v29:
==> flow/design.v (excerpt) <==
module fp_mul(clk, op1, op2, result, under, over);
input wire clk;
input wire [15:0] op1, op2;
output reg [15:0] result;
output reg under, over;
reg [15:0] op1reg, op2reg;
wire [21:0] signew;
wire [4:0] expnew;
wire signnew;
wire [15:0] fp_result;
wire fp_under, fp_over;
always @(posedge clk)
begin
	op1reg <= op1;
	op2reg <= op2;
	result <= fp_result;
	under <= fp_under;
	over <= fp_over;
end
fp1 stage1(.sig1(op1reg[10:0]), .sig2(op2reg[10:0]), .exp1(op1reg[14:11]), .exp2(op2reg[14:11]),
	.sign1(op1reg[15]), .sign2(op2reg[15]), .signew(signew), .expnew(expnew), .signnew(signnew));
fp2 stage2(.sig(signew), .exp(expnew), .sign(signnew), .fp_result(fp_result), .under(fp_under), .over(fp_over));
endmodule
clock: 5.3 ns
lec_check: 0
cap_margin: 20
core_margin: 2
core_utilization: 40
slew_margin: 20
run.sh (not shown) runs the stock make flow with config.mk's settings and CLKGATE_MAP_FILE=.
v29 went all the way through the flow, and no timing, DRC or antenna check failed.
### v29 -> v44
- swapping 40 for 65 in CORE_UTILIZATION
- putting ABC_AREA at 1 where nothing was set
- swapping 5.3 for 5.83 in the clock period (ns, I/O delays scaled along)
On number of inserted diodes, v29 and v44 are basically level.
The post-layout net count in v44 is 1.16 times that in v29.
Comparing v29 and v44, the higher global-route usage was measured on v44.
Relative area of clock buffers and inverters in the final design: lower on v44
On multi-input combinational cell area: v44 sits below v29.
Input-level comparison between v55 and v44:
- swapping 65 for 40 in CORE_UTILIZATION
- clearing ABC_AREA, which used to be 1
- swapping 5.83 for 5.15 in the clock period (ns, I/O delays scaled along)
Findings:
| wire length | v55 vs v44 | 790 µm higher |
v55 has completed all stages; timing, DRC and antenna checks passed.
v44 ran to completion and came out clean on the timing, DRC and antenna checks.
In the metrics for v44 and v55, the one carrying the lower first-pass GRT wire length is v55.
Final cycle utilization of the critical path: v55 vs v44 up 9.2 points
v55 — final critical delay including setup and external delays 0.14 ns lower, v44 as reference
Vias: v55 below v44
What v55 reported for area of the mapped netlist has to be multiplied by 1.07 to get the figure for v44.
Going from v44 to v55, total instance count after detailed placement shrank by a few percent.
Setup changes, v55 to v8
- putting SETUP_SLACK_MARGIN at 1.02 where nothing was set
- swapping 40 for 68 in CORE_UTILIZATION
- swapping 20 for 5 in CAP_MARGIN
- putting PLACE_DENSITY at 0.67 where nothing was set
- swapping 5.15 for 3.9 in the clock period (ns, I/O delays scaled along)
Results
- The final layout from v55, which completed every stage, passed the timing, DRC and antenna checks at the end of the flow.
- v8 failed in global routing with ODB-0269.
- Compared with v55, in v8 area enclosed by the die boundary moved down, number of nets at floorplan level, final weighted congestion of routability-driven global placement moved up, horizontal die dimension moved down, number of flip-flops and latches in the synthesized netlist level.
- In v8, the setup slack at placement came out 1.18 ns below the value in v55.
- Comparing v55 against v8, there is no change at all in netlist area before placement.
- Sort v55 and v8 by cell count after placement asc -> top: v8
- Relative to v55, sum of net half-perimeters after detailed placement has gone up in v8.
--- input diff v8..v24 ---
- setting ABC_AREA to 1 for the first time
- changing CORE_UTILIZATION from 68 to 71
- removing SETUP_SLACK_MARGIN (formerly 1.02)
- changing CAP_MARGIN from 5 to 20
- removing PLACE_DENSITY (formerly 0.67)
- changing the clock period (ns, I/O delays scaled along) from 3.9 to 1.59
==> results <==
Taking v8 as the reference, in v24 total die size rose about 2.2%, netlist area before placement now larger.
Looking at share of the synthesized netlist area taken by xor and xnor gates across v24 and v8, the one that comes out higher is v8.
Each of v8 and v24 falls short of a clean finish.
For v24, the flow was terminated by a tool error in clock tree synthesis and produced no final design.
What v8 reported for post-DP HPWL has to be multiplied by 1.2 to get the figure for v24.
Re synthesized cell count: v24 and v8 aren't equal, and the higher value belongs to v24.


== main ==
Starting RTL as in the previous note.
Settings: LEC_CHECK=0, CAP_MARGIN=20, CORE_MARGIN=2, CORE_UTILIZATION=70, CTS_CLUSTER_SIZE=34, PLACE_DENSITY=0.64, SETUP_SLACK_MARGIN=1.02, SLEW_MARGIN=20; clock period 3.9 ns.
main got as far as global routing, where a tool error ended the run.
> inputs changed (main -> the feature branch)
- changing CTS_CLUSTER_SIZE from 34 to 100
- removing PLACE_DENSITY (formerly 0.64)
- setting ABC_AREA to 1 for the first time
- removing SETUP_SLACK_MARGIN (formerly 1.02)
- changing CORE_UTILIZATION from 70 to 72
- changing the clock period (ns, I/O delays scaled along) from 3.9 to 4.82
## What came out
Nothing crashed in the feature branch and all stages finished; the problem is that the final layout failed, the offending checks being setup timing. On instance area at placement, the feature branch and main are basically level. Net count after synthesis, the feature branch vs main: up by more than 10%. Delta (the feature branch minus main): die size rose 310 um^2, mean area per synthesized cell shrank by 19%, synthesized cell count up about 32%, synthesized area went up about 7%.
